==> v4: inputs <==
==> flow/design.v (excerpt) <==
module Classic_Pong_Top (
    input clk_i,
    input rst_i,
    input UART_RX_i,
    input sw1_i,
    input sw2_i,
    input sw3_i,
    input sw4_i,
    output VGA_Hsync_o,
    output VGA_Vsync_o,
    output VGA_Red_0_o,
    output VGA_Red_1_o,
    output VGA_Red_2_o,
    output VGA_Grn_0_o,
    output VGA_Grn_1_o,
    output VGA_Grn_2_o,
    output VGA_Blu_0_o,
    output VGA_Blu_1_o,
    output VGA_Blu_2_o
);
clock: 5.31 ns
lec_check: 0
abc_area: 1
cap_margin: 20
core_margin: 2
core_utilization: 72
cts_cluster_diameter: 371
cts_cluster_size: 14
place_density_lb_addon: 0.08
setup_slack_margin: 1.49
slew_margin: 20
run.sh (not shown) runs the stock make flow with config.mk's settings and CLKGATE_MAP_FILE=.
==> v16 (differences from v4) <==
- ABC_AREA: 1 -> default
- CORE_UTILIZATION: 72 -> 40
- CTS_CLUSTER_DIAMETER: 371 -> default
- CTS_CLUSTER_SIZE: 14 -> default
- PLACE_DENSITY: default -> 0.6
- PLACE_DENSITY_LB_ADDON: 0.08 -> default
- SETUP_SLACK_MARGIN: 1.49 -> default
==> flow/constraint.sdc (replaced) <==
create_clock -name core_clock -period 40.0 [get_ports {clk_i}]
set_input_delay 8.0000 -clock core_clock [delete_from_list [all_inputs] [get_ports {clk_i}]]
set_output_delay 8.0000 -clock core_clock [all_outputs]
set_load 0.01 [all_outputs]
==> summary of the runs <==
- Sequential cell count is the same in v4 and v16.
- Between v4 and v16, the lower clock-buffer cell count is in v4 (gap 33).
- In v4 the clock skew is higher than in v16, by 0.0090 ns.
- Of v4 and v16, v4 has the higher non-clock buffer count (gap 2).
- Against v16, the register-to-register slack of v4 is lower by 34 ns.
- Between v16 and v4, the lower first-iteration DRC count is in v16 (gap 56%, measured against v4).
- Critical path depth: v4 is higher than v16 (17).
- Global-route usage: v16 is lower than v4 (15 points).


==> inputs of run a <==
Classic_Pong_Top again, from the RTL that the note above started with.
## Classic_Pong_Top
module Classic_Pong_Top (
    input clk_i,
    input rst_i,
    input UART_RX_i,
    input sw1_i,
    input sw2_i,
    input sw3_i,
    input sw4_i,
    output VGA_Hsync_o,
    output VGA_Vsync_o,
    output VGA_Red_0_o,
    output VGA_Red_1_o,
    output VGA_Red_2_o,
    output VGA_Grn_0_o,
    output VGA_Grn_1_o,
    output VGA_Grn_2_o,
    output VGA_Blu_0_o,
    output VGA_Blu_1_o,
    output VGA_Blu_2_o
);
    parameter CLKS_PER_BIT = 217;
    parameter VIDEO_WIDTH = 3;  
    parameter TOTAL_COLS = 800;
    parameter TOTAL_ROWS = 525;
    parameter ACTIVE_COLS = 640;
    parameter ACTIVE_ROWS = 480;
    wire [VIDEO_WIDTH-1:0] Red_Video_Pong_w, Red_Video_Porch_w;
    wire [VIDEO_WIDTH-1:0] Grn_Video_Pong_w, Grn_Video_Porch_w;
    wire [VIDEO_WIDTH-1:0] Blu_Video_Pong_w, Blu_Video_Porch_w;
    wire rx_dv_w;
    UART_RX #(.CLKS_PER_BIT(CLKS_PER_BIT)) UART_RX_Inst
    (
        .clk_i(clk_i),
        .rst_i(rst_i),
        .rx_serial_i(UART_RX_i),
        .rx_dv_o(rx_dv_w),
        .rx_byte_o()
    );
    wire Hsync_w, Vsync_w;
    VGA_Sync_Pulse #( 
        .TOTAL_COLS(TOTAL_COLS),
        .TOTAL_ROWS(TOTAL_ROWS),
        .ACTIVE_COLS(ACTIVE_COLS),
        .ACTIVE_ROWS(ACTIVE_ROWS) 
    ) VGA_Sync_Inst (
        .clk_i(clk_i),
        .rst_i(rst_i),
        .Hsync_o(Hsync_w),
        .Vsync_o(Vsync_w),
        .col_count_o(),
        .row_count_o()
    );
    wire sw1_w, sw2_w, sw3_w, sw4_w;
    Debounced_Switch sw_1 (
        .clk_i(clk_i),
        .rst_i(rst_i),
        .sw_i(sw1_i),
        .sw_o(sw1_w)
    );
  ...
clock: 9.56 ns
lec_check: 0
cap_margin: 20
core_margin: 2
core_utilization: 40
place_density: 0.6
setup_slack_margin: 0.28
slew_margin: 20
==> run b (differences from run a) <==
--- a/flow/config.mk
+++ b/flow/config.mk
@@ -7,7 +7,5 @@
 export LEC_CHECK = 0
 export CAP_MARGIN = 20
 export CORE_MARGIN = 2
-export CORE_UTILIZATION = 40
-export PLACE_DENSITY = 0.6
-export SETUP_SLACK_MARGIN = 0.28
+export CORE_UTILIZATION = 66
 export SLEW_MARGIN = 20
==> flow/constraint.sdc (replaced) <==
create_clock -name core_clock -period 10.9 [get_ports {clk_i}]
set_input_delay 2.1800 -clock core_clock [delete_from_list [all_inputs] [get_ports {clk_i}]]
set_output_delay 2.1800 -clock core_clock [all_outputs]
set_load 0.01 [all_outputs]
==> run c (differences from run a) <==
==> flow/config.mk (replaced) <==
export PLATFORM = sky130hd
export DESIGN_NAME = Classic_Pong_Top
export DESIGN_NICKNAME = Classic_Pong_Top
export VERILOG_FILES = /design/flow/design.v
export SDC_FILE = /design/flow/constraint.sdc
export NUM_CORES = 4
export LEC_CHECK = 0
export ABC_AREA = 1
export CAP_MARGIN = 20
export CORE_MARGIN = 2
export CORE_UTILIZATION = 72
export CTS_CLUSTER_SIZE = 15
export GPL_ROUTABILITY_DRIVEN = 0
export PLACE_DENSITY_LB_ADDON = 0.03
export SETUP_SLACK_MARGIN = -0.14
export SLEW_MARGIN = 20
==> flow/constraint.sdc (replaced) <==
create_clock -name core_clock -period 5.31 [get_ports {clk_i}]
set_input_delay 1.0620 -clock core_clock [delete_from_list [all_inputs] [get_ports {clk_i}]]
set_output_delay 1.0620 -clock core_clock [all_outputs]
set_load 0.01 [all_outputs]
==> qor summary <==
Slowest library cell on the worst path: run b clkdlybuf4s50_1; run a dfxtp_1; run c dfxtp_1
Yosys simple share: run b 25.7%; run a 25.7%; run c 34.1%
Placement Setup Slack: run b 6700 ps; run a 5220 ps; run c 2350 ps
Required time reported for the critical path endpoint: run b 8720 ps; run a 10020 ps; run c 5720 ps
Worst Skew: run b 14.1 ps; run a 8.63 ps; run c 17.2 ps
Count of clock-net buffers in the final layout: run b 51; run a 55; run c 50
Top-area cell type share of the netlist area: run b 38.9%; run a 38.9%; run c 34.8%
Wire length on met2: run b 14700 µm; run a 14800 µm; run c 19300 µm
DP Cell Count: run b 2146; run a 2345; run c 2842
Worst setup EP type: run b primary output; run a flip-flop; run c flip-flop
Net switching fraction of the power: run b 20.5%; run a 21.3%; run c 21.2%
Heaviest power group: run b clock; run a clock; run c registers
Number of different library cells in the post-synthesis netlist: run b 67; run a 67; run c 63
Number of filler instances in the final layout: run b 1960; run a 3923; run c 1809
Outcome: run b finished clean; run a finished clean; run c finished clean
Total CTS buffers: run b 35; run a 37; run c 34


==> inputs of willow <==
Classic_Pong_Top again, from the RTL that the note above started with.
make LEC_CHECK=0 CAP_MARGIN=40 CELL_PAD_IN_SITES_DETAIL_PLACEMENT=2 CORE_ASPECT_RATIO=1.4 CORE_MARGIN=4 CORE_UTILIZATION=40 CTS_CLUSTER_SIZE=79 GPL_TIMING_DRIVEN=1 MAX_ROUTING_LAYER=met4 MIN_ROUTING_LAYER=met1 PLACE_DENSITY_LB_ADDON=0.27 SLEW_MARGIN=40 TNS_END_PERCENT=5 finish   # period 5.27 ns
==> garnet (differences from willow) <==
==> flow/config.mk (replaced) <==
export PLATFORM = sky130hd
export DESIGN_NAME = Classic_Pong_Top
export DESIGN_NICKNAME = Classic_Pong_Top
export VERILOG_FILES = /design/flow/design.v
export SDC_FILE = /design/flow/constraint.sdc
export NUM_CORES = 4
export LEC_CHECK = 0
export CAP_MARGIN = 20
export CORE_MARGIN = 2
export CORE_UTILIZATION = 72
export PLACE_DENSITY = 0.67
export SLEW_MARGIN = 20
==> flow/constraint.sdc (replaced) <==
create_clock -name core_clock -period 9.35 [get_ports {clk_i}]
set_input_delay 1.8700 -clock core_clock [delete_from_list [all_inputs] [get_ports {clk_i}]]
set_output_delay 1.8700 -clock core_clock [all_outputs]
set_load 0.01 [all_outputs]
==> results <==
Against willow, the worst setup slack of garnet is better by 4.9 ns.
In willow the sequential share of layout area is lower than in garnet, by 0.78 points.
Of garnet and willow, garnet has the higher utilization (gap 35 points).
Of garnet and willow, willow has the higher count of clock-buffer cells in the layout (gap 1).
Of willow and garnet, willow has the higher sequential power (gap about 80%, measured against garnet).


==> raven: inputs <==
Starting RTL as in the previous note.
make LEC_CHECK=0 CAP_MARGIN=40 CORE_ASPECT_RATIO=1.4 CORE_MARGIN=4 CORE_UTILIZATION=40 CTS_CLUSTER_SIZE=77 GPL_TIMING_DRIVEN=1 MIN_ROUTING_LAYER=met1 PLACE_DENSITY_LB_ADDON=0.27 SETUP_SLACK_MARGIN=0.89 SLEW_MARGIN=20 TNS_END_PERCENT=5 finish   # period 5.27 ns
==> inputs of cedar, as changes to raven <==
==> flow/config.mk (replaced) <==
export PLATFORM = sky130hd
export DESIGN_NAME = Classic_Pong_Top
export DESIGN_NICKNAME = Classic_Pong_Top
export VERILOG_FILES = /design/flow/design.v
export SDC_FILE = /design/flow/constraint.sdc
export NUM_CORES = 4
export LEC_CHECK = 0
export CAP_MARGIN = 20
export CORE_MARGIN = 2
export CORE_UTILIZATION = 66
export SLEW_MARGIN = 20
==> flow/constraint.sdc (replaced) <==
create_clock -name core_clock -period 10.7 [get_ports {clk_i}]
set_input_delay 2.1400 -clock core_clock [delete_from_list [all_inputs] [get_ports {clk_i}]]
set_output_delay 2.1400 -clock core_clock [all_outputs]
set_load 0.01 [all_outputs]
==> inputs of onyx, as changes to raven <==
==> flow/config.mk (replaced) <==
export PLATFORM = sky130hd
export DESIGN_NAME = Classic_Pong_Top
export DESIGN_NICKNAME = Classic_Pong_Top
export VERILOG_FILES = /design/flow/design.v
export SDC_FILE = /design/flow/constraint.sdc
export NUM_CORES = 4
export LEC_CHECK = 0
export ABC_AREA = 1
export CAP_MARGIN = 20
export CORE_MARGIN = 2
export CORE_UTILIZATION = 65
export CTS_CLUSTER_DIAMETER = 285
export PLACE_DENSITY = 0.6
export SLEW_MARGIN = 20
==> flow/constraint.sdc (replaced) <==
create_clock -name core_clock -period 18.2 [get_ports {clk_i}]
set_input_delay 3.6400 -clock core_clock [delete_from_list [all_inputs] [get_ports {clk_i}]]
set_output_delay 3.6400 -clock core_clock [all_outputs]
set_load 0.01 [all_outputs]
==> inputs of fjord, as changes to raven <==
==> flow/config.mk (replaced) <==
export PLATFORM = sky130hd
export DESIGN_NAME = Classic_Pong_Top
export DESIGN_NICKNAME = Classic_Pong_Top
export VERILOG_FILES = /design/flow/design.v
export SDC_FILE = /design/flow/constraint.sdc
export NUM_CORES = 4
export LEC_CHECK = 0
export CAP_MARGIN = 40
export CORE_MARGIN = 2
export CORE_UTILIZATION = 40
export CTS_CLUSTER_SIZE = 77
export SLEW_MARGIN = 20
==> flow/constraint.sdc (replaced) <==
create_clock -name core_clock -period 40.0 [get_ports {clk_i}]
set_input_delay 8.0000 -clock core_clock [delete_from_list [all_inputs] [get_ports {clk_i}]]
set_output_delay 8.0000 -clock core_clock [all_outputs]
set_load 0.01 [all_outputs]
==> notes <==
Sequential share of layout area, lowest first: onyx, raven, fjord, cedar.
Total power: fjord < onyx < cedar < raven.
The highest wire length belongs to onyx, the lowest to cedar.
Of raven and onyx, raven has the higher critical path depth (gap 12).
Of onyx and fjord, onyx has the higher via count (gap 30%, measured against fjord).


==> inputs of exp/pepper <==
Starting RTL as in the previous note.
## Classic_Pong_Top
module Classic_Pong_Top (
    input clk_i,
    input rst_i,
    input UART_RX_i,
    input sw1_i,
    input sw2_i,
    input sw3_i,
    input sw4_i,
    output VGA_Hsync_o,
    output VGA_Vsync_o,
    output VGA_Red_0_o,
    output VGA_Red_1_o,
    output VGA_Red_2_o,
    output VGA_Grn_0_o,
    output VGA_Grn_1_o,
    output VGA_Grn_2_o,
    output VGA_Blu_0_o,
    output VGA_Blu_1_o,
    output VGA_Blu_2_o
);
export LEC_CHECK = 0
export CAP_MARGIN = 30
export CELL_PAD_IN_SITES_GLOBAL_PLACEMENT = 0
export CORE_MARGIN = 6
export CORE_UTILIZATION = 68
export GPL_TIMING_DRIVEN = 0
export HOLD_SLACK_MARGIN = 0.07
export MIN_ROUTING_LAYER = met1
export PLACE_DENSITY_LB_ADDON = 0.11
export SLEW_MARGIN = 40
export TNS_END_PERCENT = 50
create_clock -name core_clock -period 5.95 [get_ports {clk_i}]
==> exp/maple (differences from exp/pepper) <==
CAP_MARGIN = 20   (was 30)
CELL_PAD_IN_SITES_GLOBAL_PLACEMENT = unset   (was 0)
CORE_MARGIN = 2   (was 6)
CORE_UTILIZATION = 40   (was 68)
GPL_TIMING_DRIVEN = unset   (was 0)
HOLD_SLACK_MARGIN = unset   (was 0.07)
MIN_ROUTING_LAYER = unset   (was met1)
PLACE_DENSITY = 0.6   (was unset)
PLACE_DENSITY_LB_ADDON = unset   (was 0.11)
SLEW_MARGIN = 20   (was 40)
TNS_END_PERCENT = unset   (was 50)
==> flow/constraint.sdc (replaced) <==
create_clock -name core_clock -period 9.56 [get_ports {clk_i}]
set_input_delay 1.9120 -clock core_clock [delete_from_list [all_inputs] [get_ports {clk_i}]]
set_output_delay 1.9120 -clock core_clock [all_outputs]
set_load 0.01 [all_outputs]
==> exp/delta (differences from exp/pepper) <==
ABC_AREA = 1   (was unset)
CAP_MARGIN = 20   (was 30)
CELL_PAD_IN_SITES_GLOBAL_PLACEMENT = unset   (was 0)
CORE_MARGIN = 2   (was 6)
CORE_UTILIZATION = 72   (was 68)
GPL_TIMING_DRIVEN = unset   (was 0)
HOLD_SLACK_MARGIN = unset   (was 0.07)
MIN_ROUTING_LAYER = unset   (was met1)
PLACE_DENSITY_LB_ADDON = unset   (was 0.11)
SLEW_MARGIN = 20   (was 40)
TNS_END_PERCENT = unset   (was 50)
==> flow/constraint.sdc (replaced) <==
create_clock -name core_clock -period 5.45 [get_ports {clk_i}]
set_input_delay 1.0900 -clock core_clock [delete_from_list [all_inputs] [get_ports {clk_i}]]
set_output_delay 1.0900 -clock core_clock [all_outputs]
set_load 0.01 [all_outputs]
==> results <==
In area after synthesis, exp/pepper and exp/maple do not differ. In exp/pepper the power is lower than in exp/delta, by 9.2%. Of exp/maple and exp/pepper, exp/pepper has the higher combinational power (gap 44%, measured against exp/pepper). Critical path depth, lowest first: exp/maple, exp/pepper, exp/delta.


==> run M <==
Classic_Pong_Top again, from the RTL that the note above started with.
make LEC_CHECK=0 CAP_MARGIN=20 CELL_PAD_IN_SITES_GLOBAL_PLACEMENT=2 CORE_ASPECT_RATIO=0.61 CORE_MARGIN=2 CORE_UTILIZATION=20 GPL_ROUTABILITY_DRIVEN=0 PLACE_DENSITY=0.6 SETUP_SLACK_MARGIN=0.87 SLEW_MARGIN=20 finish   # period 9.01 ns
==> inputs of run X, as changes to run M <==
ABC_AREA = 1   (was default)
CELL_PAD_IN_SITES_GLOBAL_PLACEMENT = default   (was 2)
CORE_ASPECT_RATIO = default   (was 0.61)
CORE_UTILIZATION = 72   (was 20)
CTS_CLUSTER_SIZE = 15   (was default)
PLACE_DENSITY = default   (was 0.6)
PLACE_DENSITY_LB_ADDON = 0.08   (was default)
SETUP_SLACK_MARGIN = default   (was 0.87)
==> flow/constraint.sdc (replaced) <==
create_clock -name core_clock -period 5.31 [get_ports {clk_i}]
set_input_delay 1.0620 -clock core_clock [delete_from_list [all_inputs] [get_ports {clk_i}]]
set_output_delay 1.0620 -clock core_clock [all_outputs]
set_load 0.01 [all_outputs]
==> inputs of run P, as changes to run M <==
CELL_PAD_IN_SITES_GLOBAL_PLACEMENT = default   (was 2)
CORE_ASPECT_RATIO = default   (was 0.61)
CORE_UTILIZATION = 72   (was 20)
CTS_CLUSTER_SIZE = 100   (was default)
GPL_ROUTABILITY_DRIVEN = default   (was 0)
SETUP_SLACK_MARGIN = default   (was 0.87)
TNS_END_PERCENT = 5   (was default)
==> flow/constraint.sdc (replaced) <==
create_clock -name core_clock -period 17.7 [get_ports {clk_i}]
set_input_delay 3.5400 -clock core_clock [delete_from_list [all_inputs] [get_ports {clk_i}]]
set_output_delay 3.5400 -clock core_clock [all_outputs]
set_load 0.01 [all_outputs]
==> changes_impl.md <==
### Metrics

- Number of cells on the worst hold path: 2
- GRT busiest layer: met2
- Synth Area in XOR/XNOR: 3.97%
- Status: complete, no violations
-- figures above: run X

==> changes_impl.md <==
### Metrics

- Status: complete, no violations
- Met2 WL: 15,500 um
- HPWL Detailed: 21,600 um
- GRT busiest layer: met2
- Number of cells on the worst hold path: 1
- Min cycle time layout: 5.22 ns
- Clock-cell share of area: 5.93%
-- figures above: run P

==> changes_impl.md <==
### Metrics

- DRT iter0 DRCs: 681
- Seq power: 0.00139 W
- Number of cells on the worst hold path: 2
- WL/cell: approximately 13 um
- Overflow after GRT: 0
- Die area: 0.0824 mm^2
- GRT busiest layer: met1
- Status: complete, no violations
- Synth Area in XOR/XNOR: 12.9%
-- figures above: run M

Power figures rest on the tool's default switching activity, not on a simulated workload.
